$ cat config.mk
export PLATFORM = sky130hd
export DESIGN_NAME = FAdd
export DESIGN_NICKNAME = FAdd
export VERILOG_FILES = /design/flow/design.v
export SDC_FILE = /design/flow/constraint.sdc
export NUM_CORES = 4
export LEC_CHECK = 0
export ABC_AREA = 1
export CAP_MARGIN = 20
export CORE_MARGIN = 2
export CORE_UTILIZATION = 66
export CTS_CLUSTER_DIAMETER = 384
export CTS_CLUSTER_SIZE = 100
export PLACE_DENSITY = 0.35
export SETUP_SLACK_MARGIN = 2.08
export SLEW_MARGIN = 20
$ cat constraint.sdc
create_clock -name core_clock -period 7.16 [get_ports {clk}]
set_input_delay 1.4320 -clock core_clock [delete_from_list [all_inputs] [get_ports {clk}]]
set_output_delay 1.4320 -clock core_clock [all_outputs]
set_load 0.01 [all_outputs]
$ cat design.v
module FAdd(
    input rst,
    input clk,
    input  [31:0]               a,
    input  [31:0]               b,
    output reg [31:0]           c,
    output reg [2:0]           state
);
    parameter NAN = 32'b01111111100000000000000000000001;  
    parameter ZERO = 32'b0;  
    wire a_s = a[31];
    wire b_s = b[31];
    wire [7:0] a_e = a[30:23];
    wire [7:0] b_e = b[30:23];
    wire [22:0] a_m = a[22:0];
    wire [22:0] b_m = b[22:0];
    wire a_e_max = a_e == 8'b11111111;
    wire b_e_max = b_e == 8'b11111111;
    wire a_e_min = a_e == 8'b0;
    wire b_e_min = b_e == 8'b0;
    wire a_m_min = a_m == 23'b0;
    wire b_m_min = b_m == 23'b0;
    wire a_inf = a_e_max & a_m_min;
    wire b_inf = b_e_max & b_m_min;
    wire a_nan = a_e_max & ~a_m_min;
    wire b_nan = b_e_max & ~b_m_min;
    wire a_zero = a_e_min & a_m_min;
    wire b_zero = b_e_min & b_m_min;
    wire a_denorm = a_e_min & ~a_m_min;
    wire b_denorm = b_e_min & ~b_m_min;
    wire inverse = (a_s ^ b_s) & (a_e == b_e) & (a_m == b_m);
    wire special_case = a_nan | b_nan | a_inf | b_inf | a_zero | b_zero | inverse;
    wire [31:0] special_output = (a_nan | b_nan) ? NAN :
    a_inf ? ((b_inf & (a_s ^ b_s)) ? NAN : a) :
    b_inf ? b :
    a_zero ? ((b_zero & (a_s ^ b_s) ? ZERO : b)) :
    b_zero ? a :
    inverse ? ZERO : 32'hffffffff;
    reg a_sign;
    reg b_sign;
    reg [26:0] a_add;
    reg [26:0] b_add;
    reg [7:0] a_exp;
    reg [7:0] b_exp;
    parameter READ = 3'd0,
    ALIGN = 3'd1,
    ADD = 3'd2,
    NORM = 3'd3,
    DENORM = 3'd4,
    ROUND = 3'd5,
    PACK = 3'd6,
    OUTPUT = 3'd7;
    reg c_sign;
    reg[27:0] c_add;
    reg[7:0] c_exp;
always @(posedge clk) begin
if (!rst) begin
    state <= READ;
end
else begin
case (state)
READ: begin
    a_sign <= a_s;
    b_sign <= b_s;
    a_add <= {~a_denorm, a_m, 3'b0};
    b_add <= {~b_denorm, b_m, 3'b0};
    a_exp <= a_denorm ? 8'b1 : a_e;
    b_exp <= b_denorm ? 8'b1 : b_e;
    c <= special_output;
    state <= special_case ? OUTPUT : ALIGN;
end
ALIGN: begin
    if (a_exp > b_exp) begin
        b_exp <= b_exp + 1;
        b_add <= b_add >> 1;
        b_add[0] <= b_add[0] | b_add[1];  
    end else if (a_exp < b_exp) begin
        a_exp <= a_exp + 1;
        a_add <= a_add >> 1;
        a_add[0] <= a_add[0] | a_add[1];
    end else begin
        state <= ADD;
    end
end
ADD: begin
    c_exp <= a_exp;
    if (a_sign == b_sign) begin
        c_add <= a_add + b_add;
        c_sign <= a_sign;
    end else if (a_add > b_add) begin
        c_add <= a_add - b_add;
        c_sign <= a_sign;
    end else begin
        c_add <= b_add - a_add;
        c_sign <= b_sign;
    end
    state <= NORM;
end
NORM: begin
    if (c_add[27]) begin  
        c_exp <= c_exp + 1;
        c_add <= c_add >> 1;
        c_add[0] <= c_add[0] | c_add[1];
    end else if (~c_add[26] & c_exp != 8'b0) begin  
        c_exp <= c_exp - 1;
        c_add <= c_add << 1;
    end else begin
        state <= DENORM;
    end
end
DENORM: begin
    if (c_exp == 8'b0) begin  
        c_exp <= c_exp + 1;
        c_add <= c_add >> 1;
        c_add[0] <= c_add[0] | c_add[1];
    end
    state <= ROUND;
end
ROUND: begin
    if (c_add[2] & (c_add[1] | c_add[0] | c_add[3])) begin
        c_add <= c_add + 4'b1000;
    end
    state <= PACK;
end
PACK: begin
    c[31] <= c_sign;
    c[22:0] <= c_add[25:3];
    if (c_exp == 8'b11111111) begin  
        c[30:0] <= {8'b11111111, 23'b0};
    end else if (c_add[27]) begin  
        c[30:23] <= c_exp + 1;
    end else if (~c_add[26]) begin  
        c[30:23] <= c_exp - 1;
    end else begin
        c[30:23] <= c_exp;
    end
    state <= OUTPUT;
end
OUTPUT: begin
end
endcase
end
end
endmodule
$ cat run.sh
#!/bin/bash
# the make line also repeats each setting of config.mk as NAME=value (left out here)
make -C /OpenROAD-flow-scripts/flow DESIGN_CONFIG=/design/flow/config.mk WORK_HOME=/design/flow/orfs CLKGATE_MAP_FILE= finish
==> changes_impl.md, run 1 <==
## Implementation

* Status: no timing/DRC/antenna violations
* CP Max Fanout at 35
* Wirelength, routed at 60.2 mm
* Reg2reg setup slack at ~3.4 ns
* Initial drt markers at 3,192
* Drt via density at slightly above 6
* Non-filler cells, final at between 2,000 and 3,000
* Overflow after GRT at 0
* Tool warnings at 87
* Clk sinks at around 140
* Die area at 0.0249 sq mm
* Fp_density at 0.670
* First-pass GRT wire length at ~90 mm
* Vias in the first global route at 16,300
* Top non-seq family: simple AND/OR/NAND/NOR gates
* Hold Path Class: reg2reg
* Mapped Area at 0.0156 sq mm
* Largest net degree at the start of global routing at 127
* Die Ht at ~160 um
* P_leak at about 0.009 uW
* Final hold violation count at 0
* Post-synth mux share at 0
* CTS tree: done
* WL per Instance at between 20 and 25 um
* Adder Share, Synth at 0.0807
* FMAX at 0.222 GHz
* Area Growth Syn to Fin at 11.0%
* Pre-Repair DR Iteration Count at 8
* Critical path endpoint category: flop
* Ys async rst share at 0
* Clock transition at the registers of the reported paths at 0.07 ns
* Antenna fix cells at 0
* Antenna violations before repair at 0
* Bufs and invs on worst path at 4
* Top Consumer: combinational logic
* Cell area leaders: edfxtp_1 (27%), nand2_1 (22%), inv_1 (10%)
* I/O pin count at 101
* Final #Nets at ~2,700
* Number of gates resized after CTS at 0
* Flops after synth at ~140
* Port Buffer Count at about 100
* Post-Place Cells at approximately 2,900
* Flip-flops with a built-in enable at about 140
* Post-route minimum period at approximately 4.5 ns
* Critical Path, Cell by Cell: clkdlybuf4s50_1, inv_1, nand3_1, nor2_1, nand3_1, nor2_4, nand3b_1, nand2_1, inv_2, nand2_1, nand3_1, nand2_1, inv_1
* CP startpoint kind: input pin
* Vias post-DR at 17,900
* Core region area at approximately 0.023 sq mm
* Post-synth cell types at around 49
* Seq pwr at between 1500 and 2000 uW
* YS chip area at roughly 0.016 sq mm
* Hold Crit Start: b_sign
* Max Root-Sink Buffers at 2
* Crit path to: c[29]
* Skew final at approximately 0.016 ns
* Seq share, synth at 0.275
* H-tree Lvls at 4
* RSZ-0062 raised after global routing: no
* Worst min-delay path endpoint: c_sign
* Setup violations, final at 0
* Clock power frac at 0.125
* Reg2reg path depth at 16
* Synth Warn # at 1
* Cells after Synth at 2,514
* Worst slew margin at 0.223
* Max-Cap Viols at 0
* Area fraction in compound gates at 0.116
* Die width at around 160 um
* GRT Util Overall at 0.479
* Tightest Pin Transition at 1.16 ns
* Inserted Clock Buffers at 17
* Slowest stage delay, CP at approximately 0.81 ns
* Crit Path Class: in2reg
* Seq pwr share at 0.225
* Routability congestion estimate at ~1.1
* Worst R2R Start: a_add[7]
* Crit. path cell count at 13
* Critical Path Slowest Stage Cell: nand3b_1
* Final period util at 0.629
* CP Data Required Time at 7.48 ns
* Combinational share of power at 0.651
* Clock group total power at a little over 900 uW
* Top-area cell share at 0.271
* Max IR drop VDD at ~0.43 mV
* WP data arrival at between 4 and 5 ns
* Switching share of power at 0.567
* PD cells at 422 mW/mm^2
* Xor-xnor portion of the synthesized cell area at 0.0369
* Postcts setup bufs at 0
* Root buf cell: clkbuf_16
* Yosys simple share at 0.360
* Drt drc at 0
* Pint at between 3000 and 4000 uW
* Slew Limit Fails at 0
* Dominant cell type by area after synthesis: edfxtp_1
* Syn avg cell area at 6.21 sq um
* Setup TNS at 0 ns
* Comb pwr at between 4000 and 5000 uW
* Crit-path leading delay family: simple AND/OR/NAND/NOR gates
* Clk ins delay skew pair at roughly 0.44 ns
* Worst Setup SP: b[22]
* Row count at 56
* Post-synth net total at between 2,000 and 3,000
* Pre-CTS setup slack at 2.37 ns
* Hold depth at 2
* Worst setup margin at 2.66 ns
* Switching power at around 4100 uW
* Reg2reg end: c_add[22]
* Ys cells at 2,514
* Main flop type: edfxtp_1
* HPWL after DPL at between 40 and 50 mm
* Synth top cells by count: nand2_1 (926), inv_1 (423), nor2_1 (155)
* Count leader, synth: nand2_1
* Post-CTS Hold Fix Bufs at 0
* Number of nets with antenna violations after routing at 0
[metrics by stage]
step	hold WS [ns]	power, uW	util	area, sq um
2_1_floorplan	0.494	4690	-	15600
3_3_place_gp	0.551	5970	0.718	16800
3_5_place_dp	0.564	6090	0.718	16800
4_1_cts	0.596	7000	0.743	17300
5_1_grt	0.600	7700	0.743	17300
6_report	0.620	7320	0.743	17300
[final cells by class]
type / count / area [sq um]
Sequential cell: 144 / 4290
Fill cell: 1924 / 5990
Tap cell: 319 / 399
Clock buffer: 17 / 425
Clock inverter: 15 / 154
Timing Repair Buffer: 111 / 1090
Multi-Input combinational cell: 1850 / 9330
Inverter: 442 / 1660
[per-layer routing]
metal | up-vias | part of all wire | global-route usage
met4 | 0 | 0.077 | 0.299
met3 | 295 | 0.17 | 0.170
met5 | - | 0 | 0
met1 | 7890 | 0.35 | 0.606
met2 | 1613 | 0.41 | 0.695
li1 | 8099 | - | -
==> run 2: changes to the inputs <==
Settings changed: ABC_AREA 1 to not set, CORE_UTILIZATION 66 to 69, CTS_CLUSTER_DIAMETER 384 to not set, CTS_CLUSTER_SIZE 100 to not set, HOLD_SLACK_MARGIN set to -0.05, PLACE_DENSITY 0.35 to not set, SETUP_SLACK_MARGIN 2.08 to -0.29.
Clock period 7.16 ns to 3.21 ns, I/O delays scaled along.
==> run 2 against run 1 <==
The layout now fails its checks (negative setup slack). Critical path depth fell by 1. Routed wire length fell by 11%. Power grew 43%. Combinational power rose by about 20%. Cell area shrank 2.8%. Largest cell class unchanged. Highest routed layer is now met5.
==> changes_impl.md, run 2 <==
## Implementation

* Flops after synth at 144 (unchanged)
* Reg2reg setup slack at -0.79 ns (was 3.37 ns)
* Main flop type: edfxtp_1 (unchanged)
* Post-Place Cells at 2,042 (was 2,866)
* Critical Path, Cell by Cell: ha_1, buf_4, nand3_1, nor3_1, o31ai_4, buf_4, a31oi_4, buf_6, and3_1, o221ai_2, mux2i_1, o211ai_1 (was clkdlybuf4s50_1, inv_1, nand3_1, nor2_1, nand3_1, nor2_4, nand3b_1, nand2_1, inv_2, nand2_1, nand3_1, nand2_1, inv_1)
* Clk sinks at 144 (unchanged)
* Critical Path Most Common Cell: buf_4
* Drt drc at 0 (unchanged)
* Non-filler cells, final at 2,081 (was 2,898)
* Top non-seq family: AND-OR/OR-AND gates (was simple AND/OR/NAND/NOR gates)
* Overflow after GRT at 0 (unchanged)
* Slew Limit Fails at 0 (unchanged)
* Number of nets with antenna violations after routing at 0 (unchanged)
* Max Root-Sink Buffers at 2 (unchanged)
* Ys cells at 1,542 (was 2,514)
* CTS tree: done (unchanged)
* Hold Path Class: reg2reg (unchanged)
* CP Max Fanout at 7 (was 35)
* Inserted Clock Buffers at 17 (unchanged)
* FMAX at 0.250 GHz
* Tightest Pin Transition at 1.14 ns (was 1.16 ns)
* Die Ht at 141 um (was 158 um)
* Post-route cell area at 0.0169 sq mm (was 0.0173 sq mm)
* Design Power at 10,400 uW (was 7320 uW)
* Flip-flops with a built-in enable at 141 (unchanged)
* Seq pwr share at 0.267 (was 0.225)
* Syn avg cell area at 8.45 sq um (was 6.21 sq um)
* Die width at 141 um (was 158 um)
* Top Consumer: combinational logic (unchanged)
* Pre-Repair DR Iteration Count at 23 (was 8)
* Post-synth mux share at 0.0181 (was 0)
* Area Growth Syn to Fin at 29.4% (was 11.0%)
* Final #Nets at 1,998 (was 2,731)
* Drt via density at 7.44 (was 6.18)
* Post-route minimum period at about 4 ns
* Pre-CTS setup slack at -0.267 ns (was 2.37 ns)
* Clock power frac at 0.184 (was 0.125)
* HPWL after DPL at 37.2 mm (was 46.5 mm)
* Core Util, Final at 0.905 (was 0.743)
* Largest net degree at the start of global routing at 88 (was 127)
* Worst min-delay path endpoint: c_add[2] (was c_sign)
* Root buf cell: clkbuf_16 (unchanged)
* Crit Path Class: reg2reg (was in2reg)
* Crit path to: c_add[5] (was c[29])
* Post-DP Area at 0.0160 sq mm (was 0.0168 sq mm)
* YS chip area at 0.0130 sq mm (was 0.0156 sq mm)
* H-tree Lvls at 4 (unchanged)
* Initial drt markers at 3,561 (was 3,192)
* Hold Crit Start: c_add[1] (was b_sign)
* Setup violations, final at 72 (was 0)
* Antenna violations before repair at 3 (was 0)
* Cells after Synth at 1,542 (was 2,514)
* CP Data Required Time at 3.38 ns (was 7.48 ns)
* Worst setup margin at -0.791 ns (was 2.66 ns)
* Row count at 50 (was 56)
* RSZ-0062 raised after global routing: yes (was no)
* SO Faults: negative setup slack
* Post-synth cell types at 80 (was 49)
* Slowest stage delay, CP at 0.87 ns (was 0.81 ns)
* Hold depth at 2 (unchanged)
* Reg2reg path depth at 12 (was 16)
* Pint at 5820 uW (was 3170 uW)
* Xor-xnor portion of the synthesized cell area at 0.0618 (was 0.0369)
* Yosys simple share at 0.184 (was 0.360)
* Crit-path leading delay family: simple AND/OR/NAND/NOR gates (unchanged)
* Max-Cap Viols at 0 (unchanged)
* Worst slew margin at 0.237 (was 0.223)
* Die area at 0.0200 sq mm (was 0.0249 sq mm)
* Vias in the first global route at 13,900 (was 16,300)
* Mapped Area at 0.0130 sq mm (was 0.0156 sq mm)
* Status: complete, but fails checks (was no timing/DRC/antenna violations)
* Crit. path cell count at 12 (was 13)
* Worst R2R Start: b_add[26] (was a_add[7])
* Reg2reg end: c_add[5] (was c_add[22])
* Wirelength, routed at 53.8 mm (was 60.2 mm)
* First-pass GRT wire length at 75.1 mm (was 89.9 mm)
* GRT Util Overall at 0.486 (was 0.479)
* Skew final at 0.00992 ns (was 0.0159 ns)
* WL per Instance at 25.9 um (was 20.8 um)
* CP startpoint kind: flop (was input pin)
* Bufs and invs on worst path at 3 (was 4)
* Max IR drop VDD at 0.443 mV (was 0.426 mV)
* Cell area leaders: edfxtp_1 (32%), ha_1 (9.2%), o21ai_0 (5.0%) (was edfxtp_1 (27%), nand2_1 (22%), inv_1 (10%))
* Core region area at 0.0186 sq mm (was 0.0233 sq mm)
* Ys async rst share at 0 (unchanged)
* P_leak at 0.00701 uW (was 0.00877 uW)
* Routability congestion estimate at 1.17 (was 1.09)
* Clock transition at the registers of the reported paths at 0.07 ns (about the same)
* WP data arrival at 4.17 ns (was 4.82 ns)
* Clock group total power at 1920 uW (was 912 uW)
* Combinational share of power at 0.549 (was 0.651)
* I/O pin count at 101 (unchanged)
* Top-area cell share at 0.325 (was 0.271)
* Synth top cells by count: nand2_1 (170), edfxtp_1 (141), o21ai_0 (131) (was nand2_1 (926), inv_1 (423), nor2_1 (155))
* Post-synth net total at 1,707 (was 2,679)
* PD cells at 620 mW/mm^2 (was 422 mW/mm^2)
* Port Buffer Count at 100 (unchanged)
* Fp_density at 0.699 (was 0.670)
* Tool warnings at 87 (unchanged)
* Switching share of power at 0.443 (was 0.567)
* Switching power at 4620 uW (was 4150 uW)
* Critical path endpoint category: flop (unchanged)
* Comb pwr at 5730 uW (was 4760 uW)
* Clk ins delay skew pair at 0.45 ns (was 0.44 ns)
* Seq pwr at 2790 uW (was 1640 uW)
* Vias post-DR at 15,500 (was 17,900)
* Area fraction in compound gates at 0.250 (was 0.116)
* Adder Share, Synth at 0.0967 (was 0.0807)
* Final hold violation count at 0 (unchanged)
* Worst Setup SP: b_add[26] (was b[22])
* Dominant cell type by area after synthesis: edfxtp_1 (unchanged)
* Final period util at 1.25 (was 0.629)
* Synth Warn # at 1 (unchanged)
* Seq share, synth at 0.329 (was 0.275)
* Critical Path Slowest Stage Cell: nor3_1 (was nand3b_1)
* Count leader, synth: nand2_1 (unchanged)
[run 2: stage by stage]
step | hold WS, ns | setup TNS (ns)
after floorplan | 0.545 | -11.97
after global placement | 0.610 | -3.67
after detailed placement | 0.633 | -7.86
after CTS | 0.651 | -6.50
after global routing | 0.683 | -26.65
final | 0.644 | -20.97
[run 2: cell type report]
cell class / count / area (sq um)
diodes: 1 / 2.50
clock buffers: 18 / 429
clock inverters: 14 / 106
fillers: 843 / 1780
inverters: 99 / 373
multi-input cells: 1207 / 8310
flip-flops and latches: 144 / 4290
well taps: 234 / 293
repair buffers: 364 / 3060
[run 2: metal layers]
layer  global-route usage  vias up  wire length (um)
li1                     -     6305                 -
met4                0.313        2              5250
met2                0.743     1770             22300
met3                0.111      604              9160
met5                    0        -                13
met1                0.624     6802             17000
[run 2: timing repair]
item	CTS	global route
setup endpoints to repair	2	37
setup buffers	0	7
pin swaps	1	11
gates resized	1	48
hold buffers	0	0
==> run 3: changes to the inputs <==
Settings changed: CORE_UTILIZATION 69 to 72, CTS_CLUSTER_DIAMETER set to 27, CTS_CLUSTER_SIZE set to 17, HOLD_SLACK_MARGIN -0.05 to -0.09, PLACE_DENSITY_LB_ADDON set to 0.24, SETUP_SLACK_MARGIN -0.29 to 0.59, TNS_END_PERCENT set to 5.
Clock period 3.21 ns to 3.66 ns, I/O delays scaled along.
==> run 3 against run 2 <==
The flow now stops in global routing (5_1_grt). Synthesized area is the same. Synthesized cell count is the same. Die size shrank 4.1%.
==> changes_impl.md, run 3 <==
### Implementation results

* Flip-flops with a built-in enable at 141 (unchanged)
* I/O pin count at 101 (unchanged)
* Core region area at 0.0178 sq mm (was 0.0186 sq mm)
* Syn avg cell area at 8.45 sq um (unchanged)
* Post-DP Area at 0.0150 sq mm (was 0.0160 sq mm)
* Die width at 139 um (was 141 um)
* Mapped Area at 0.0130 sq mm (unchanged)
* YS chip area at 0.0130 sq mm (unchanged)
* Area fraction in compound gates at 0.250 (unchanged)
* Dominant cell type by area after synthesis: edfxtp_1 (unchanged)
* Post-synth net total at 1,707 (unchanged)
* Post-synth cell types at 80 (unchanged)
* Fp_density at 0.731 (was 0.699)
* Top-area cell share at 0.325 (unchanged)
* Row count at 49 (was 50)
* Cell area leaders: edfxtp_1 (32%), ha_1 (9.2%), o21ai_0 (5.0%) (unchanged)
* Count leader, synth: nand2_1 (unchanged)
* Die area at 0.0192 sq mm (was 0.0200 sq mm)
* Synth Warn # at 1 (unchanged)
* Port Buffer Count at 100 (unchanged)
* Main flop type: edfxtp_1 (unchanged)
* Routability congestion estimate at 1.15 (was 1.17)
* Yosys simple share at 0.184 (unchanged)
* Die Ht at 139 um (was 141 um)
* HPWL after DPL at 37.3 mm (was 37.2 mm)
* H-tree Lvls at 4 (unchanged)
* Ys cells at 1,542 (unchanged)
* Flops after synth at 144 (unchanged)
* Post-synth mux share at 0.0181 (unchanged)
* Status: did not finish (was complete, but fails checks)
* Ys async rst share at 0 (unchanged)
* Synth top cells by count: nand2_1 (170), edfxtp_1 (141), o21ai_0 (131) (unchanged)
* Top non-seq family: AND-OR/OR-AND gates (unchanged)
* Overflow after GRT at approximately 44
* Clk sinks at 144 (unchanged)
* GRT Util Overall at 0.795
* Inserted Clock Buffers at 17 (unchanged)
* Tool error: [ERROR GRT-0232] Routing congestion too high. Check the congestion heatmap in the GUI.
* Root buf cell: clkbuf_16 (unchanged)
* Cells after Synth at 1,542 (unchanged)
* Seq share, synth at 0.329 (unchanged)
* Xor-xnor portion of the synthesized cell area at 0.0618 (unchanged)
* Adder Share, Synth at 0.0967 (unchanged)
* Failing step: global routing (5_1_grt)
* Max Root-Sink Buffers at 2 (unchanged)
==> run 3: through the flow <==
stage	power, uW	hold WS, ns	setup slack, ns	std cells
after CTS	8910	0.582	0.306	1976
after detailed placement	6370	0.564	0.00575	1901
after global placement	6220	0.571	0.0200	1900
after floorplan	5050	0.545	0.111	1542
==> run 3: repair_timing <==
item                       CTS
cloned                       1
setup buffers               43
pin swaps                   28
gates resized               79
hold buffers                 0
setup endpoints to repair   80
==> run 3: metal layers <==
metal,GRT usage,GRT overflow
met5,0.306,0
met2,0.936,19
met1,0.803,0
met3,0.653,0
met4,0.812,25
==> run 4: changes to the inputs <==
Settings changed: CTS_CLUSTER_DIAMETER 27 to 31, CTS_CLUSTER_SIZE 17 to 36, HOLD_SLACK_MARGIN -0.09 to not set, PLACE_DENSITY_LB_ADDON 0.24 to 0.23, SETUP_SLACK_MARGIN 0.59 to not set, TNS_END_PERCENT 5 to not set.
Clock period 3.66 ns to 3.18 ns, I/O delays scaled along.
==> run 4 against run 3 <==
The flow stops in clock tree synthesis (4_1_cts). Synthesized cell count did not move. Die size unchanged. Synthesized area unchanged.
==> changes_impl.md, run 4 <==
### Implementation results

* Top-area cell share at 0.325 (unchanged)
* Fp_density at 0.731 (unchanged)
* Synth top cells by count: nand2_1 (170), edfxtp_1 (141), o21ai_0 (131) (unchanged)
* I/O pin count at 101 (unchanged)
* Ys async rst share at 0 (unchanged)
* Row count at 49 (unchanged)
* HPWL after DPL at 39.2 mm (was 37.3 mm)
* Syn avg cell area at 8.45 sq um (unchanged)
* Die width at 139 um (unchanged)
* Flops after synth at 144 (unchanged)
* Cells after Synth at 1,542 (unchanged)
* Tool error: [ERROR DPL-0033] detailed placement checks failed during check placement. (was [ERROR GRT-0232] Routing congestion too high. Check the congestion heatmap in the GUI.)
* Dominant cell type by area after synthesis: edfxtp_1 (unchanged)
* Adder Share, Synth at 0.0967 (unchanged)
* Post-DP Area at 0.0160 sq mm (was 0.0150 sq mm)
* Post-synth net total at 1,707 (unchanged)
* Port Buffer Count at 100 (unchanged)
* Die area at 0.0192 sq mm (unchanged)
* Routability congestion estimate at 1.23 (was 1.15)
* Count leader, synth: nand2_1 (unchanged)
* Mapped Area at 0.0130 sq mm (unchanged)
* Ys cells at 1,542 (unchanged)
* Failing step: clock tree synthesis (4_1_cts) (was global routing (5_1_grt))
* Flip-flops with a built-in enable at 141 (unchanged)
* YS chip area at 0.0130 sq mm (unchanged)
* Yosys simple share at 0.184 (unchanged)
* Post-synth cell types at 80 (unchanged)
* Post-synth mux share at 0.0181 (unchanged)
* Core region area at 0.0178 sq mm (unchanged)
* Synth Warn # at 1 (unchanged)
* Seq share, synth at 0.329 (unchanged)
* Status: did not finish (unchanged)
* Area fraction in compound gates at 0.250 (unchanged)
* Xor-xnor portion of the synthesized cell area at 0.0618 (unchanged)
* Die Ht at 139 um (unchanged)
* Main flop type: edfxtp_1 (unchanged)
* Top non-seq family: AND-OR/OR-AND gates (unchanged)
* Cell area leaders: edfxtp_1 (32%), ha_1 (9.2%), o21ai_0 (5.0%) (unchanged)
## run 4: stage by stage
step	setup WS (ns)	std cells	TNS [ns]
after detailed placement	-0.290	2024	-9.57
after global placement	-0.195	2024	-4.36
after floorplan	-0.362	1542	-12.90
==> run 5: changes to the inputs <==
Settings changed: CORE_ASPECT_RATIO set to 1.03, CORE_MARGIN 2 to 3, CORE_UTILIZATION 72 to 65, CTS_CLUSTER_DIAMETER 31 to 244, CTS_CLUSTER_SIZE 36 to not set, GPL_ROUTABILITY_DRIVEN set to 1, MAX_ROUTING_LAYER set to met4, MIN_ROUTING_LAYER set to met1, PLACE_DENSITY_LB_ADDON 0.23 to 0.27, SETUP_SLACK_MARGIN set to 0.19, TNS_END_PERCENT set to 5.
Clock period 3.18 ns to 1.73 ns, I/O delays scaled along.
==> run 5 against run 4 <==
The flow again stops in clock tree synthesis (4_1_cts). Die size rose by 14%. Synthesized cell count stayed put. Synthesized area unchanged.
==> changes_impl.md, run 5 <==
### Implementation results

* Area fraction in compound gates at 0.250 (unchanged)
* Status: did not finish (unchanged)
* Mapped Area at 0.0130 sq mm (unchanged)
* Syn avg cell area at 8.45 sq um (unchanged)
* YS chip area at 0.0130 sq mm (unchanged)
* Count leader, synth: nand2_1 (unchanged)
* Flip-flops with a built-in enable at 141 (unchanged)
* Top-area cell share at 0.325 (unchanged)
* Cell area leaders: edfxtp_1 (32%), ha_1 (9.2%), o21ai_0 (5.0%) (unchanged)
* Synth top cells by count: nand2_1 (170), edfxtp_1 (141), o21ai_0 (131) (unchanged)
* Ys async rst share at 0 (unchanged)
* Yosys simple share at 0.184 (unchanged)
* Dominant cell type by area after synthesis: edfxtp_1 (unchanged)
* Post-synth mux share at 0.0181 (unchanged)
* Failing step: clock tree synthesis (4_1_cts) (unchanged)
* Synth Warn # at 1 (unchanged)
* Core region area at 0.0193 sq mm (was 0.0178 sq mm)
* Fp_density at 0.677 (was 0.731)
* Xor-xnor portion of the synthesized cell area at 0.0618 (unchanged)
* Post-Place Cells at 2,377 (was 2,024)
* Post-DP Area at 0.0185 sq mm (was 0.0160 sq mm)
* Die area at 0.0218 sq mm (was 0.0192 sq mm)
* Main flop type: edfxtp_1 (unchanged)
* Routability congestion estimate at 1.22 (was 1.23)
* Die width at 146 um (was 139 um)
* HPWL after DPL at 52.1 mm (was 39.2 mm)
* Cells after Synth at 1,542 (unchanged)
* Flops after synth at 144 (unchanged)
* Port Buffer Count at 100 (unchanged)
* Adder Share, Synth at 0.0967 (unchanged)
* Post-synth cell types at 80 (unchanged)
* I/O pin count at 101 (unchanged)
* Die Ht at 150 um (was 139 um)
* Top non-seq family: AND-OR/OR-AND gates (unchanged)
* Post-synth net total at 1,707 (unchanged)
* Seq share, synth at 0.329 (unchanged)
* Tool error: [ERROR DPL-0038] Utilization greater than 100%, impossible to legalize (was [ERROR DPL-0033] detailed placement checks failed during check placement.)
* Row count at 51 (was 49)
* Ys cells at 1,542 (unchanged)
-- run 5: metrics by stage --
| stage | hold WS [ns] | worst slack (ns) |
|---|---|---|
| after floorplan | 0.445 | -1.49 |
| after global placement | 0.564 | -1.63 |
| after detailed placement | 0.644 | -1.97 |
==> run 6: changes to the inputs <==
Settings changed: CORE_ASPECT_RATIO 1.03 to not set, CORE_MARGIN 3 to 2, CORE_UTILIZATION 65 to 72, CTS_CLUSTER_DIAMETER 244 to not set, CTS_CLUSTER_SIZE set to 14, GPL_ROUTABILITY_DRIVEN 1 to not set, MAX_ROUTING_LAYER met4 to not set, MIN_ROUTING_LAYER met1 to not set, PLACE_DENSITY_LB_ADDON 0.27 to 0.05, SETUP_SLACK_MARGIN 0.19 to 1.46, TNS_END_PERCENT 5 to not set.
Clock period 1.73 ns to 5.74 ns, I/O delays scaled along.
==> run 6 against run 5 <==
The run now finishes clean. Synthesized cell count stayed put. Die size is 12% lower. Synthesized area stayed put.
==> changes_impl.md, run 6 <==
## Implementation

* Critical Path, Cell by Cell: ha_1, nand3_2, or4_1, or4_4, clkinv_2, a31o_2, buf_4, a221oi_1, o311ai_1, nand3_1, a41o_1
* I/O pin count at 101 (unchanged)
* Final hold violation count at 0
* Design Power at ~5200 uW
* Setup violations, final at 0
* CP Data Required Time at 5.92 ns
* Critical Path Slowest Stage Cell: or4_1
* Post-synth net total at 1,707 (unchanged)
* Switching power at around 2200 uW
* Drt via density at 7.37
* Clk ins delay skew pair at roughly 0.44 ns
* Adder Share, Synth at 0.0967 (unchanged)
* Routability congestion estimate at 1.10 (was 1.22)
* Comb pwr at between 2000 and 2500 uW
* Post-CTS Hold Fix Bufs at 0
* Hold Worst Slack at approximately 0.61 ns
* Max-Cap Viols at 0
* Pint at 2980 uW
* Syn avg cell area at 8.45 sq um (unchanged)
* CP startpoint kind: flop
* Seq share, synth at 0.329 (unchanged)
* Bufs and invs on worst path at 2
* Inserted Clock Buffers at 17
* Crit path to: c_add[13]
* Die Ht at 139 um (was 150 um)
* Pre-CTS setup slack at 1.21 ns (was -1.97 ns)
* H-tree Lvls at 4
* Row count at 49 (was 51)
* Final #Nets at around 1,800
* First-pass GRT wire length at approximately 70 mm
* Ys cells at 1,542 (unchanged)
* Post-route minimum period at approximately 4.2 ns
* Count leader, synth: nand2_1 (unchanged)
* Worst Setup SP: b_add[5]
* Tightest Pin Transition at between 1 and 1.5 ns
* YS chip area at 0.0130 sq mm (unchanged)
* Vias in the first global route at roughly 13,000
* Xor-xnor portion of the synthesized cell area at 0.0618 (unchanged)
* FMAX at around 0.24 GHz
* Top non-seq family: AND-OR/OR-AND gates (unchanged)
* Ys async rst share at 0 (unchanged)
* Worst setup margin at about 1.5 ns
* Worst slew margin at 0.167
* RSZ-0062 raised after global routing: no
* Status: no timing/DRC/antenna violations (was did not finish)
* Mapped Area at 0.0130 sq mm (unchanged)
* Die width at 139 um (was 146 um)
* Hold Path Class: reg2reg
* Synth Warn # at 1 (unchanged)
* CTS tree: done
* Pre-Repair DR Iteration Count at 7
* Max IR drop VDD at around 0.24 mV
* Switching share of power at 0.429
* Worst R2R Start: b_add[5]
* Logic area at between 0.008 and 0.009 sq mm
* Clk sinks at around 140
* Slowest stage delay, CP at roughly 0.60 ns
* HPWL after DPL at 34.0 mm (was 52.1 mm)
* Seq pwr share at 0.305
* Area fraction in compound gates at 0.250 (unchanged)
* Antenna violations before repair at 1
* Overflow after GRT at 0
* WP data arrival at between 4 and 5 ns
* Setup TNS at 0 ns
* Yosys simple share at 0.184 (unchanged)
* Critical path endpoint category: flop
* Die area at 0.0192 sq mm (was 0.0218 sq mm)
* Top-area cell share at 0.325 (unchanged)
* PD cells at 353 mW/mm^2
* Vias post-DR at around 13,000
* Crit. path cell count at 11
* Area Growth Syn to Fin at 13.4%
* Reg2reg end: c_add[13]
* Port Buffer Count at 100 (unchanged)
* Slew Limit Fails at 0
* Clock group total power at approximately 1200 uW
* Seq pwr at between 1500 and 2000 uW
* Clock transition at the registers of the reported paths at 0.07 ns
* Synth top cells by count: nand2_1 (170), edfxtp_1 (141), o21ai_0 (131) (unchanged)
* Hold depth at 2
* Fillers at 1,100
* Wirelength, routed at approximately 46 mm
* Reg area at around 0.0043 sq mm
* Clock power frac at 0.228
* Post-DP Area at 0.0141 sq mm (was 0.0185 sq mm)
* P_leak at 0.00586 uW
* Worst min-delay path endpoint: c[31]
* Post-route cell area at approximately 0.015 sq mm
* Initial drt markers at approximately 2,300
* Tool warnings at roughly 83
* Main flop type: edfxtp_1 (unchanged)
* Reg2reg path depth at 11
* Post-synth mux share at 0.0181 (unchanged)
* GRT Util Overall at 0.467
* Cells after Synth at 1,542 (unchanged)
* Crit Path Class: reg2reg
* Flip-flops with a built-in enable at 141 (unchanged)
* Largest net degree at the start of global routing at 72
* Dominant cell type by area after synthesis: edfxtp_1 (unchanged)
* Drt drc at 0
* Core region area at 0.0178 sq mm (was 0.0193 sq mm)
* Final period util at 0.734
* Root buf cell: clkbuf_16
* Hold Crit Start: c_sign
* Flops after synth at 144 (unchanged)
* Cell area leaders: edfxtp_1 (32%), ha_1 (9.2%), o21ai_0 (5.0%) (unchanged)
* Reg2reg setup slack at around 1.5 ns
* WL per Instance at ~25 um
* Fp_density at 0.731 (was 0.677)
* Post-synth cell types at 80 (unchanged)
* Combinational share of power at 0.467
* CP Max Fanout at 16
* Max Root-Sink Buffers at 2
* Skew final at approximately 0.0084 ns
* Top Consumer: combinational logic
* Crit-path leading delay family: simple AND/OR/NAND/NOR gates
* Number of nets with antenna violations after routing at 0
-- run 6: area by class of cell --
cell class | instances | share of cell area
repair buffers | 120 | 0.0783
multi-input cells | 1207 | 0.546
flip-flops and latches | 144 | 0.290
diodes | 1 | 0.000169
clock buffers | 20 | 0.0302
inverters | 99 | 0.0252
well taps | 229 | 0.0194
clock inverters | 12 | 0.0107
-- run 6: metrics by stage --
stage,cells,util
2_1_floorplan,1542,-
3_3_place_gp,1796,0.791
3_5_place_dp,1797,0.792
4_1_cts,1831,0.827
5_1_grt,1832,0.829
6_report,1832,0.829
-- run 6: layer usage --
| layer | GRT usage | routed length, um | up-vias |
|---|---|---|---|
| met5 | 0 | 0 | - |
| met4 | 0.232 | 3110 | 0 |
| met3 | 0.114 | 6900 | 293 |
| met2 | 0.725 | 19700 | 1282 |
| met1 | 0.616 | 16000 | 6114 |
| li1 | - | - | 5805 |
-- run 6: repair_timing --
action                                  4_1_cts  5_1_grt
gates resized                                 1        5
endpoints found under the setup margin        3       16
pin swaps                                     1        0
endpoints found under the hold margin         0        0
buffers inserted                              2        0
==> run 7: changes to the inputs <==
Settings changed: CORE_UTILIZATION 72 to 70, PLACE_DENSITY_LB_ADDON 0.05 to 0.11, SETUP_SLACK_MARGIN 1.46 to 1.2.
Clock period 5.74 ns to 4.18 ns, I/O delays scaled along.
==> run 7 against run 6 <==
The run now fails in global routing (5_1_grt). Die size increased by 2.8%. Synthesized cell count unchanged. Synthesized area unchanged.
==> changes_impl.md, run 7 <==
### Implementation results

* Status: did not finish (was no timing/DRC/antenna violations)
* Failing step: global routing (5_1_grt)
* Tool error: [ERROR GRT-0232] Routing congestion too high. Check the congestion heatmap in the GUI.
* Cell area leaders: edfxtp_1 (32%), ha_1 (9.2%), o21ai_0 (5.0%) (unchanged)
* Top non-seq family: AND-OR/OR-AND gates (unchanged)
* Main flop type: edfxtp_1 (unchanged)
* Die width at 140 um (was 139 um)
* Overflow after GRT at about 300
* Cells after Synth at 1,542 (unchanged)
* HPWL after DPL at 35.4 mm (was 34.0 mm)
* Die area at 0.0197 sq mm (was 0.0192 sq mm)
* Root buf cell: clkbuf_16 (unchanged)
* Post-synth cell types at 80 (unchanged)
* Post-DP Area at 0.0146 sq mm (was 0.0141 sq mm)
* Flip-flops with a built-in enable at 141 (unchanged)
* Top-area cell share at 0.325 (unchanged)
* Area fraction in compound gates at 0.250 (unchanged)
* Clk sinks at 144 (unchanged)
* Flops after synth at 144 (unchanged)
* Adder Share, Synth at 0.0967 (unchanged)
* Row count at 49 (unchanged)
* Dominant cell type by area after synthesis: edfxtp_1 (unchanged)
* Ys async rst share at 0 (unchanged)
* Count leader, synth: nand2_1 (unchanged)
* Die Ht at 140 um (was 139 um)
* Synth Warn # at 1 (unchanged)
* Syn avg cell area at 8.45 sq um (unchanged)
* Post-synth net total at 1,707 (unchanged)
* Yosys simple share at 0.184 (unchanged)
* Routability congestion estimate at 1.11 (was 1.10)
* Port Buffer Count at 100 (unchanged)
* H-tree Lvls at 4 (unchanged)
* Xor-xnor portion of the synthesized cell area at 0.0618 (unchanged)
* Ys cells at 1,542 (unchanged)
* Max Root-Sink Buffers at 2 (unchanged)
* Mapped Area at 0.0130 sq mm (unchanged)
* GRT Util Overall at 0.886
* Synth top cells by count: nand2_1 (170), edfxtp_1 (141), o21ai_0 (131) (unchanged)
* Post-CTS Hold Fix Bufs at 0 (unchanged)
* Post-synth mux share at 0.0181 (unchanged)
* YS chip area at 0.0130 sq mm (unchanged)
* I/O pin count at 101 (unchanged)
* Inserted Clock Buffers at 17 (unchanged)
* Seq share, synth at 0.329 (unchanged)
* Fp_density at 0.718 (was 0.731)
* Core region area at 0.0181 sq mm (was 0.0178 sq mm)
run 7: what timing repair did:
item                                    CTS
endpoints found under the hold margin     0
gates cloned                              8
endpoints found under the setup margin  130
buffers inserted                         68
resized                                 137
pin swaps                                58
run 7: metrics by stage:
stage	setup WS [ns]	instances	hold slack [ns]	setup TNS, ns
2_1_floorplan	0.971	1542	0.545	0
3_3_place_gp	0.207	1848	0.584	0
3_5_place_dp	-0.0246	1848	0.614	-0.0246
4_1_cts	0.714	1956	0.624	0
run 7: layer usage:
metal | track usage | overflow
met5 | 0.496 | 3
met3 | 0.791 | 11
met1 | 0.866 | 12
met4 | 0.926 | 124
met2 | 1.00 | 150
==> run 8: changes to the inputs <==
Settings changed: ABC_AREA set to 1, CORE_UTILIZATION 70 to 68, CTS_CLUSTER_SIZE 14 to not set, PLACE_DENSITY_LB_ADDON 0.11 to not set, SETUP_SLACK_MARGIN 1.2 to not set.
Clock period 4.18 ns to 6.27 ns, I/O delays scaled along.
==> run 8 against run 7 <==
The run now finishes clean. Synthesized area increased by 20%. Synthesized cell count rose by 63%. Die size rose by 23%.
==> changes_impl.md, run 8 <==
## Implementation

* Antenna violations before repair at 2
* Reg2reg end: c_add[27]
* HPWL after DPL at 45.3 mm (was 35.4 mm)
* Comb pwr at around 5400 uW
* Final period util at 0.669
* Die width at 156 um (was 140 um)
* Yosys simple share at 0.360 (was 0.184)
* Setup violations, final at 0
* Top non-seq family: simple AND/OR/NAND/NOR gates (was AND-OR/OR-AND gates)
* Count leader, synth: nand2_1 (unchanged)
* Clock power frac at 0.136
* Drt via density at 6.27
* Post-synth mux share at 0 (was 0.0181)
* Synth Warn # at 1 (unchanged)
* Mapped Area at 0.0156 sq mm (was 0.0130 sq mm)
* Flops after synth at 144 (unchanged)
* Tightest Pin Transition at between 1 and 1.5 ns
* Syn avg cell area at 6.21 sq um (was 8.45 sq um)
* Critical Path Slowest Stage Cell: inv_1
* Root buf cell: clkbuf_16 (unchanged)
* Final #Nets at 2,732
* Status: no timing/DRC/antenna violations (was did not finish)
* Pint at between 3000 and 4000 uW
* Final hold violation count at 0
* PD cells at 484 mW/mm^2
* Clk ins delay skew pair at ~0.45 ns
* Cells after Synth at 2,514 (was 1,542)
* Bufs and invs on worst path at 4
* CP startpoint kind: input pin
* Dominant cell type by area after synthesis: edfxtp_1 (unchanged)
* Slew Limit Fails at 0
* Area Growth Syn to Fin at 11.2%
* WP data arrival at about 4.5 ns
* Crit-path leading delay family: simple AND/OR/NAND/NOR gates
* Hold Worst Slack at between 0.6 and 0.7 ns
* Critical Path, Cell by Cell: clkdlybuf4s50_1, inv_1, nand4_1, nor2_1, nand3_1, inv_1, nand2_1, nand2_1, nand2_1, inv_1, nand2_1, nand3_1, nand2_1, o21ai_0
* First-pass GRT wire length at between 80 and 90 mm
* I/O pin count at 101 (unchanged)
* Critical Path Most Common Cell: nand2_1
* Adder Share, Synth at 0.0807 (was 0.0967)
* Max Root-Sink Buffers at 2 (unchanged)
* Top Consumer: combinational logic
* Hold Crit Start: c_add[2]
* Wirelength, routed at around 59 mm
* Seq share, synth at 0.275 (was 0.329)
* Row count at 55 (was 49)
* Cell area leaders: edfxtp_1 (27%), nand2_1 (22%), inv_1 (10%) (was edfxtp_1 (32%), ha_1 (9.2%), o21ai_0 (5.0%))
* Crit Path Class: in2reg
* Ys async rst share at 0 (unchanged)
* Number of gates resized after CTS at 0 (was 137)
* Postcts setup bufs at 0 (was 68)
* Fillers at around 1,700
* Fp_density at 0.692 (was 0.718)
* Hold depth at 2
* Combinational share of power at 0.642
* Crit. path cell count at 14
* YS chip area at 0.0156 sq mm (was 0.0130 sq mm)
* Area fraction in compound gates at 0.116 (was 0.250)
* FMAX at 0.238 GHz
* Largest net degree at the start of global routing at roughly 130
* Initial drt markers at about 3,100
* Max IR drop VDD at about 0.34 mV
* Clock group total power at roughly 1100 uW
* Reg2reg path depth at 14
* Skew final at 0.0182 ns
* Post-synth cell types at 49 (was 80)
* Die Ht at 156 um (was 140 um)
* Xor-xnor portion of the synthesized cell area at 0.0369 (was 0.0618)
* Clock transition at the registers of the reported paths at 0.08 ns
* Post-DP Area at 0.0167 sq mm (was 0.0146 sq mm)
* Worst slew margin at 0.267
* Post-route minimum period at around 4.2 ns
* Post-synth net total at 2,679 (was 1,707)
* Switching share of power at 0.562
* WL per Instance at around 21 um
* Worst setup margin at about 2.1 ns
* Antenna fix cells at 0
* Vias post-DR at approximately 18,000
* Slowest stage delay, CP at 0.72 ns
* RSZ-0062 raised after global routing: no
* Critical path endpoint category: flop
* Post-route cell area at ~0.017 sq mm
* Tool warnings at slightly below 90
* Overflow after GRT at 0
* Worst Setup SP: b[18]
* Seq pwr share at 0.222
* Worst min-delay path endpoint: c_add[1]
* Vias in the first global route at between 15,000 and 20,000
* Worst R2R Start: a_add[25]
* Main flop type: edfxtp_1 (unchanged)
* Ys cells at 2,514 (was 1,542)
* Reg2reg setup slack at 2.60 ns
* Max-Cap Viols at 0
* Crit path to: c[12]
* Flip-flops with a built-in enable at 141 (unchanged)
* CTS tree: done
* Pre-Repair DR Iteration Count at 9
* Die area at 0.0242 sq mm (was 0.0197 sq mm)
* Top-area cell share at 0.271 (was 0.325)
* P_leak at a little under 0.009 uW
* Hold Path Class: reg2reg
* CP Data Required Time at 6.53 ns
* Pre-CTS setup slack at 1.79 ns (was -0.0246 ns)
* GRT Util Overall at 0.482
* Routability congestion estimate at 1.08 (was 1.11)
* Drt drc at 0
* Inserted Clock Buffers at 17 (unchanged)
* Post-CTS Hold Fix Bufs at 0 (unchanged)
* H-tree Lvls at 4 (unchanged)
* Clk sinks at 144 (unchanged)
* Number of nets with antenna violations after routing at 0
* Setup TNS at 0 ns
* Switching power at roughly 4700 uW
* Port Buffer Count at 100 (unchanged)
* Core Util, Final at 0.770
* Seq pwr at 1870 uW
* CP Max Fanout at 31
* Synth top cells by count: nand2_1 (926), inv_1 (423), nor2_1 (155) (was nand2_1 (170), edfxtp_1 (141), o21ai_0 (131))
* Core region area at 0.0226 sq mm (was 0.0181 sq mm)
==> run 8: layout make-up <==
| class | instances | area [sq um] | area share |
|---|---|---|---|
| inverters | 442 | 1660 | 0.0955 |
| well taps | 285 | 357 | 0.0205 |
| flip-flops and latches | 144 | 4290 | 0.247 |
| clock inverters | 15 | 214 | 0.0123 |
| clock buffers | 17 | 425 | 0.0245 |
| repair buffers | 112 | 1090 | 0.0630 |
| multi-input cells | 1850 | 9330 | 0.537 |
==> run 8: routing by layer <==
metal	up-vias	track usage	wire length, um
li1	8100	-	-
met1	7954	0.615	21200
met2	1592	0.720	24300
met3	315	0.159	9420
met4	2	0.274	4110
met5	-	0	15
==> run 8: stage by stage <==
stage / std cells / total power [uW]
2_1_floorplan: 2514 / 5350
3_3_place_gp: 2833 / 6760
3_5_place_dp: 2833 / 6910
4_1_cts: 2865 / 8050
5_1_grt: 2865 / 8840
6_report: 2865 / 8400
==> run 9: changes to the inputs <==
Settings changed: CORE_UTILIZATION 68 to 72, SETUP_SLACK_MARGIN set to 0.13.
Clock period 6.27 ns to 1.97 ns, I/O delays scaled along.
==> run 9 against run 8 <==
The flow now stops in clock tree synthesis (4_1_cts). Die size shrank 5.4%. Synthesized area did not move. Synthesized cell count stayed put.
==> changes_impl.md, run 9 <==
### Implementation results

* Status: did not finish (was no timing/DRC/antenna violations)
* Failing step: clock tree synthesis (4_1_cts)
* Tool error: [ERROR DPL-0038] Utilization greater than 100%, impossible to legalize
* Die width at 151 um (was 156 um)
* Top-area cell share at 0.271 (unchanged)
* Fp_density at 0.739 (was 0.692)
* Core region area at 0.0212 sq mm (was 0.0226 sq mm)
* Yosys simple share at 0.360 (unchanged)
* Die area at 0.0229 sq mm (was 0.0242 sq mm)
* Count leader, synth: nand2_1 (unchanged)
* Row count at 53 (was 55)
* Port Buffer Count at 100 (unchanged)
* HPWL after DPL at 61.6 mm (was 45.3 mm)
* Synth Warn # at 1 (unchanged)
* Pre-CTS setup slack at -0.910 ns (was 1.79 ns)
* Flip-flops with a built-in enable at 141 (unchanged)
* Post-DP Area at 0.0205 sq mm (was 0.0167 sq mm)
* Post-Place Cells at 3,289 (was 2,833)
* Ys async rst share at 0 (unchanged)
* Post-synth net total at 2,679 (unchanged)
* Xor-xnor portion of the synthesized cell area at 0.0369 (unchanged)
* Seq share, synth at 0.275 (unchanged)
* Main flop type: edfxtp_1 (unchanged)
* Post-synth cell types at 49 (unchanged)
* Cell area leaders: edfxtp_1 (27%), nand2_1 (22%), inv_1 (10%) (unchanged)
* Dominant cell type by area after synthesis: edfxtp_1 (unchanged)
* Ys cells at 2,514 (unchanged)
* Top non-seq family: simple AND/OR/NAND/NOR gates (unchanged)
* Area fraction in compound gates at 0.116 (unchanged)
* Syn avg cell area at 6.21 sq um (unchanged)
* Post-synth mux share at 0 (unchanged)
* Synth top cells by count: nand2_1 (926), inv_1 (423), nor2_1 (155) (unchanged)
* Mapped Area at 0.0156 sq mm (unchanged)
* Die Ht at 151 um (was 156 um)
* I/O pin count at 101 (unchanged)
* Routability congestion estimate at 1.18 (was 1.08)
* Adder Share, Synth at 0.0807 (unchanged)
* Flops after synth at 144 (unchanged)
* YS chip area at 0.0156 sq mm (unchanged)
* Cells after Synth at 2,514 (unchanged)
[run 9: per-stage QoR]
step | hold slack (ns) | utilization | setup TNS [ns]
after floorplan | 0.493 | - | -55.96
after global placement | 0.540 | 0.968 | -49.33
after detailed placement | 0.535 | 0.968 | -80.98
==> run 10: changes to the inputs <==
Settings changed: ABC_AREA 1 to not set, CELL_PAD_IN_SITES_GLOBAL_PLACEMENT set to 2, CORE_ASPECT_RATIO set to 0.84, CORE_UTILIZATION 72 to 40, CTS_CLUSTER_DIAMETER set to 397, GPL_TIMING_DRIVEN set to 0, SETUP_SLACK_MARGIN 0.13 to not set, SLEW_MARGIN 20 to 40.
Clock period 1.97 ns to 10.0 ns, I/O delays scaled along.
==> run 10 against run 9 <==
The run now finishes clean. Synthesized cell count shrank 39%. Synthesized area is 17% lower. Die size is 49% higher.
==> changes_impl.md, run 10 <==
## Implementation

* Slew Limit Fails at 0
* Reg2reg path depth at 12
* Ys cells at 1,542 (was 2,514)
* WL per Instance at approximately 27 um
* Die width at 201 um (was 151 um)
* Status: no timing/DRC/antenna violations (was did not finish)
* Bufs and invs on worst path at 3
* Antenna fix cells at 0
* Flops after synth at 144 (unchanged)
* Wirelength, routed at about 56 mm
* Area fraction in compound gates at 0.250 (was 0.116)
* Final period util at 0.568
* Clock power frac at 0.217
* Area Growth Syn to Fin at 18.0%
* Combinational share of power at 0.500
* Number of gates resized after CTS at 0
* Final hold violation count at 0
* Fillers at ~3,200
* Ys async rst share at 0 (unchanged)
* Xor-xnor portion of the synthesized cell area at 0.0618 (was 0.0369)
* RSZ-0062 raised after global routing: no
* Worst slew margin at 0.396
* Fp_density at 0.407 (was 0.739)
* Port Buffer Count at 100 (unchanged)
* Comb pwr at roughly 1600 uW
* Yosys simple share at 0.184 (was 0.360)
* Post-synth net total at 1,707 (was 2,679)
* Top-area cell share at 0.325 (was 0.271)
* PD cells at a little over 200 mW/mm^2
* Clk sinks at ~140
* Crit path to: c[12]
* Crit Path Class: in2reg
* Max Root-Sink Buffers at 2
* P_leak at ~0.006 uW
* Dominant cell type by area after synthesis: edfxtp_1 (unchanged)
* Syn avg cell area at 8.45 sq um (was 6.21 sq um)
* Number of nets with antenna violations after routing at 0
* Die Ht at 169 um (was 151 um)
* Slowest stage delay, CP at between 0.6 and 0.7 ns
* Hold Crit Start: c_sign
* First-pass GRT wire length at roughly 82 mm
* Routability congestion estimate at 0.949 (was 1.18)
* Tool warnings at 85
* Mapped Area at 0.0130 sq mm (was 0.0156 sq mm)
* Seq pwr share at 0.284
* Worst setup margin at around 4.3 ns
* CP Data Required Time at slightly above 10 ns
* Synth top cells by count: nand2_1 (170), edfxtp_1 (141), o21ai_0 (131) (was nand2_1 (926), inv_1 (423), nor2_1 (155))
* Flip-flops with a built-in enable at 141 (unchanged)
* H-tree Lvls at 4
* Pre-Repair DR Iteration Count at 6
* Overflow after GRT at 0
* Cells after Synth at 1,542 (was 2,514)
* Worst Setup SP: b[0]
* Vias in the first global route at around 12,000
* Core region area at 0.0321 sq mm (was 0.0212 sq mm)
* WP data arrival at 5.98 ns
* Drt via density at 6.21
* WL met2 at approximately 23 mm
* Reg2reg end: c_add[14]
* Tightest Pin Transition at about 0.9 ns
* Max IR drop VDD at 0.137 mV
* Reg2reg setup slack at approximately 5.5 ns
* Antenna violations before repair at 2
* CP Max Fanout at 10
* Worst min-delay path endpoint: c[31]
* Vias post-DR at roughly 13,000
* Top Consumer: combinational logic
* Final #Nets at 1,838
* Pint at about 1700 uW
* GRT Util Overall at 0.328
* Seq share, synth at 0.329 (was 0.275)
* CP startpoint kind: input pin
* Inserted Clock Buffers at 17
* Count leader, synth: nand2_1 (unchanged)
* Critical path endpoint category: flop
* Postcts setup bufs at 0
* Crit. path cell count at 10
* Clock transition at the registers of the reported paths at approximately 0.07 ns
* Clk ins delay skew pair at ~0.45 ns
* Largest net degree at the start of global routing at 25
* M1 WL at around 27 mm
* Hold Path Class: reg2reg
* Row count at 60 (was 53)
* FMAX at 0.176 GHz
* Adder Share, Synth at 0.0967 (was 0.0807)
* Switching share of power at 0.454
* Drt drc at 0
* Hold depth at 2
* Critical Path, Cell by Cell: clkdlybuf4s50_1, nor4_1, nand4_1, or3_1, clkbuf_1, a221oi_2, nor2_1, clkbuf_1, o21ai_0, a22o_1
* YS chip area at 0.0130 sq mm (was 0.0156 sq mm)
* Crit-path leading delay family: AND-OR/OR-AND gates
* Initial drt markers at between 1,500 and 2,000
* Main flop type: edfxtp_1 (unchanged)
* Critical Path Slowest Stage Cell: o21ai_0
* Reg area at 0.00429 sq mm
* I/O pin count at 101 (unchanged)
* Switching power at about 1400 uW
* Max-Cap Viols at 0
* Post-synth cell types at 80 (was 49)
* Max Used Layer: met5
* HPWL after DPL at 45.3 mm (was 61.6 mm)
* Cell area leaders: edfxtp_1 (32%), ha_1 (9.2%), o21ai_0 (5.0%) (was edfxtp_1 (27%), nand2_1 (22%), inv_1 (10%))
* Core Util, Final at 0.480
* Post-CTS Hold Fix Bufs at 0
* Pre-CTS setup slack at 4.16 ns (was -0.910 ns)
* Worst R2R Start: a_add[21]
* Skew final at around 0.017 ns
* Top non-seq family: AND-OR/OR-AND gates (was simple AND/OR/NAND/NOR gates)
* Seq pwr at a little under 900 uW
* Die area at 0.0341 sq mm (was 0.0229 sq mm)
* Synth Warn # at 1 (unchanged)
* Post-synth mux share at 0.0181 (was 0)
* Root buf cell: clkbuf_16
* Logic area at around 0.008 sq mm
* Post-route minimum period at approximately 5.7 ns
* Setup violations, final at 0
* CTS tree: done
* Met3 Wirelength at about 6.3 mm
* Critical Path Most Common Cell: clkbuf_1
* Clock group total power at 682 uW
* Setup TNS at 0 ns
-- run 10: through the flow --
stage,instances,cell area (sq um),power [uW],hold slack (ns)
after global routing,2120,15400,3300,0.693
after detailed placement,2087,14800,2430,0.589
after CTS,2119,15400,3110,0.604
after floorplan,1542,13000,1850,0.545
final,2120,15400,3150,0.619
after global placement,2076,14600,2400,0.581
-- run 10: layout make-up --
type	instances	share of cell area
multi-input combinational	1207	0.520
sequential	144	0.279
timing repair buffer	112	0.0763
tap	434	0.0353
clock buffer	18	0.0279
buffer	92	0.0268
inverter	99	0.0242
clock inverter	14	0.0101
-- run 10: layer usage --
layer  track usage  vias to the layer above
met3        0.0745                       67
met4        0.0647                        4
met5             0                        -
met2         0.467                      749
met1         0.503                     6364
li1              -                     5980
==> run 11: changes to the inputs <==
Settings changed: CELL_PAD_IN_SITES_GLOBAL_PLACEMENT 2 to not set, CORE_ASPECT_RATIO 0.84 to 1.03, CORE_MARGIN 2 to 3, CORE_UTILIZATION 40 to 72, CTS_CLUSTER_DIAMETER 397 to 28, GPL_ROUTABILITY_DRIVEN set to 1, GPL_TIMING_DRIVEN 0 to not set, MIN_ROUTING_LAYER set to met1, SETUP_SLACK_MARGIN set to 0.01, SLEW_MARGIN 40 to 20, TNS_END_PERCENT set to 100.
Clock period 10.0 ns to 3.67 ns, I/O delays scaled along.
==> run 11 against run 10 <==
The layout now fails its checks (negative setup slack). Synthesized area is the same. Power went up to 2.7 times the previous value. Flip-flop count stayed put. Clock power increased to 2.7 times the previous value. Synthesized cell count unchanged. Largest cell class unchanged.
==> changes_impl.md, run 11 <==
## Implementation

* Status: complete, but fails checks (was no timing/DRC/antenna violations)
* SO Faults: negative setup slack
* Antenna fix cells at 0 (unchanged)
* Reg2reg end: c_add[11] (was c_add[14])
* Worst R2R Start: b_add[2] (was a_add[21])
* Seq pwr share at 0.288 (was 0.284)
* Seq share, synth at 0.329 (unchanged)
* Row count at 49 (was 60)
* WP data arrival at 4.08 ns (was 5.98 ns)
* H-tree Lvls at 4 (unchanged)
* Max IR drop VDD at 0.423 mV (was 0.137 mV)
* Die Ht at 143 um (was 169 um)
* Hold Crit Start: c_sign (unchanged)
* Die area at 0.0198 sq mm (was 0.0341 sq mm)
* Largest net degree at the start of global routing at 68 (was 25)
* CTS tree: done (unchanged)
* Reg2reg path depth at 10 (was 12)
* Top Consumer: combinational logic (unchanged)
* Top non-seq family: AND-OR/OR-AND gates (unchanged)
* Drt via density at 7.57 (was 6.21)
* CP startpoint kind: flop (was input pin)
* Syn avg cell area at 8.45 sq um (unchanged)
* Combinational share of power at 0.501 (was 0.500)
* Number of nets with antenna violations after routing at 0 (unchanged)
* Post-route minimum period at slightly below 4 ns
* Worst Setup SP: b_add[2] (was b[0])
* Final hold violation count at 0 (unchanged)
* Vias in the first global route at 13,700 (was 12,100)
* I/O pin count at 101 (unchanged)
* Pint at 4870 uW (was 1720 uW)
* Final #Nets at 1,844 (was 1,838)
* Dominant cell type by area after synthesis: edfxtp_1 (unchanged)
* Clock transition at the registers of the reported paths at 0.07 ns (about the same)
* Critical Path Slowest Stage Cell: a21oi_1 (was o21ai_0)
* Final period util at 1.05 (was 0.568)
* RSZ-0062 raised after global routing: yes (was no)
* Synth Warn # at 1 (unchanged)
* Hold Worst Slack at 0.590 ns (was 0.619 ns)
* Setup violations, final at 14 (was 0)
* Inserted Clock Buffers at 17 (unchanged)
* Root buf cell: clkbuf_16 (unchanged)
* Switching share of power at 0.434 (was 0.454)
* Top-area cell share at 0.325 (unchanged)
* YS chip area at 0.0130 sq mm (unchanged)
* Yosys simple share at 0.184 (unchanged)
* CP Data Required Time at 3.89 ns (was 10.30 ns)
* Initial drt markers at 2,715 (was 1,805)
* Skew final at 0.00910 ns (was 0.0170 ns)
* Antenna violations before repair at 1 (was 2)
* CP Max Fanout at 9 (was 10)
* Worst min-delay path endpoint: c[31] (unchanged)
* Die width at 139 um (was 201 um)
* Switching power at 3740 uW (was 1430 uW)
* Hold Path Class: reg2reg (unchanged)
* Critical path endpoint category: flop (unchanged)
* Synth top cells by count: nand2_1 (170), edfxtp_1 (141), o21ai_0 (131) (unchanged)
* Clock power frac at 0.211 (was 0.217)
* Bufs and invs on worst path at 1 (was 3)
* Fp_density at 0.741 (was 0.407)
* Worst slew margin at 0.368 (was 0.396)
* FMAX at between 0.2 and 0.3 GHz
* Crit. path cell count at 10 (unchanged)
* Worst setup margin at -0.189 ns (was 4.32 ns)
* Post-CTS Hold Fix Bufs at 0 (unchanged)
* Drt drc at 0 (unchanged)
* WL per Instance at 25.9 um (was 26.6 um)
* Clock group total power at 1820 uW (was 682 uW)
* Clk ins delay skew pair at 0.44 ns (was 0.45 ns)
* Routability congestion estimate at 1.10 (was 0.949)
* HPWL after DPL at 34.9 mm (was 45.3 mm)
* Area Growth Syn to Fin at 20.5% (was 18.0%)
* Post-synth mux share at 0.0181 (unchanged)
* Ys cells at 1,542 (unchanged)
* Vias post-DR at 14,500 (was 13,200)
* Port Buffer Count at 100 (unchanged)
* Cell area leaders: edfxtp_1 (32%), ha_1 (9.2%), o21ai_0 (5.0%) (unchanged)
* Ys async rst share at 0 (unchanged)
* Post-synth net total at 1,707 (unchanged)
* Cells after Synth at 1,542 (unchanged)
* Tightest Pin Transition at 0.947 ns (was 0.891 ns)
* Xor-xnor portion of the synthesized cell area at 0.0618 (unchanged)
* Overflow after GRT at 0 (unchanged)
* Core region area at 0.0176 sq mm (was 0.0321 sq mm)
* Post-synth cell types at 80 (unchanged)
* Crit Path Class: reg2reg (was in2reg)
* Adder Share, Synth at 0.0967 (unchanged)
* Mapped Area at 0.0130 sq mm (unchanged)
* Critical Path, Cell by Cell: ha_2, nand3b_1, a21oi_1, o21ai_0, a21oi_1, inv_1, a221oi_2, o31ai_1, and3_1, o31ai_1 (was clkdlybuf4s50_1, nor4_1, nand4_1, or3_1, clkbuf_1, a221oi_2, nor2_1, clkbuf_1, o21ai_0, a22o_1)
* Reg2reg setup slack at -0.19 ns (was 5.52 ns)
* First-pass GRT wire length at 74.9 mm (was 82.2 mm)
* Crit-path leading delay family: AND-OR/OR-AND gates (unchanged)
* Area fraction in compound gates at 0.250 (unchanged)
* Main flop type: edfxtp_1 (unchanged)
* Max-Cap Viols at 0 (unchanged)
* Slew Limit Fails at 0 (unchanged)
* Tool warnings at 86 (was 85)
* PD cells at 549 mW/mm^2 (was 205 mW/mm^2)
* Core Util, Final at 0.893 (was 0.480)
* P_leak at 0.00629 uW (was 0.00594 uW)
* Slowest stage delay, CP at 0.77 ns (was 0.69 ns)
* Count leader, synth: nand2_1 (unchanged)
* Wirelength, routed at 49.8 mm (was 56.5 mm)
* Comb pwr at 4320 uW (was 1570 uW)
* GRT Util Overall at 0.484 (was 0.328)
* Flip-flops with a built-in enable at 141 (unchanged)
* Max Root-Sink Buffers at 2 (unchanged)
* Hold depth at 2 (unchanged)
* Clk sinks at 144 (unchanged)
* Crit path to: c_add[11] (was c[12])
* Pre-Repair DR Iteration Count at 11 (was 6)
* Flops after synth at 144 (unchanged)
* Seq pwr at 2480 uW (was 894 uW)
run 11: metal layers:
| metal | GRT usage | vias to the layer above | part of all wire |
|---|---|---|---|
| met5 | 0 | - | 0.00032 |
| met4 | 0.309 | 2 | 0.089 |
| met3 | 0.172 | 477 | 0.17 |
| met2 | 0.746 | 1591 | 0.42 |
| met1 | 0.581 | 6473 | 0.31 |
| li1 | - | 6000 | - |
run 11: repair_timing:
action | in CTS | in global routing
pin swaps | 1 | 5
gates cloned | 1 | 0
gates resized | 6 | 40
setup buffers | 0 | 1
setup endpoints to repair | 3 | 15
run 11: area by class of cell:
class	instances	area (sq um)
Clock buffer	19	443
Multi-Input combinational cell	1207	8260
Tap cell	229	287
Clock inverter	13	151
Fill cell	883	1890
Timing Repair Buffer	210	1900
Sequential cell	144	4290
Inverter	99	373
run 11: per-stage QoR:
step           worst slack [ns]  std cells  TNS, ns  power, uW  instance area [sq um]
6_report                 -0.189       1921    -1.07       8610                  15700
5_1_grt                  -0.167       1921    -1.61       8880                  15700
4_1_cts                  0.0347       1920        0       8150                  15500
3_5_place_dp            -0.0347       1887   -0.130       6270                  14900
3_3_place_gp            0.00260       1887        0       6130                  14900
2_1_floorplan            0.0875       1542        0       5040                  13000
Power and IR drop assume default switching activity.
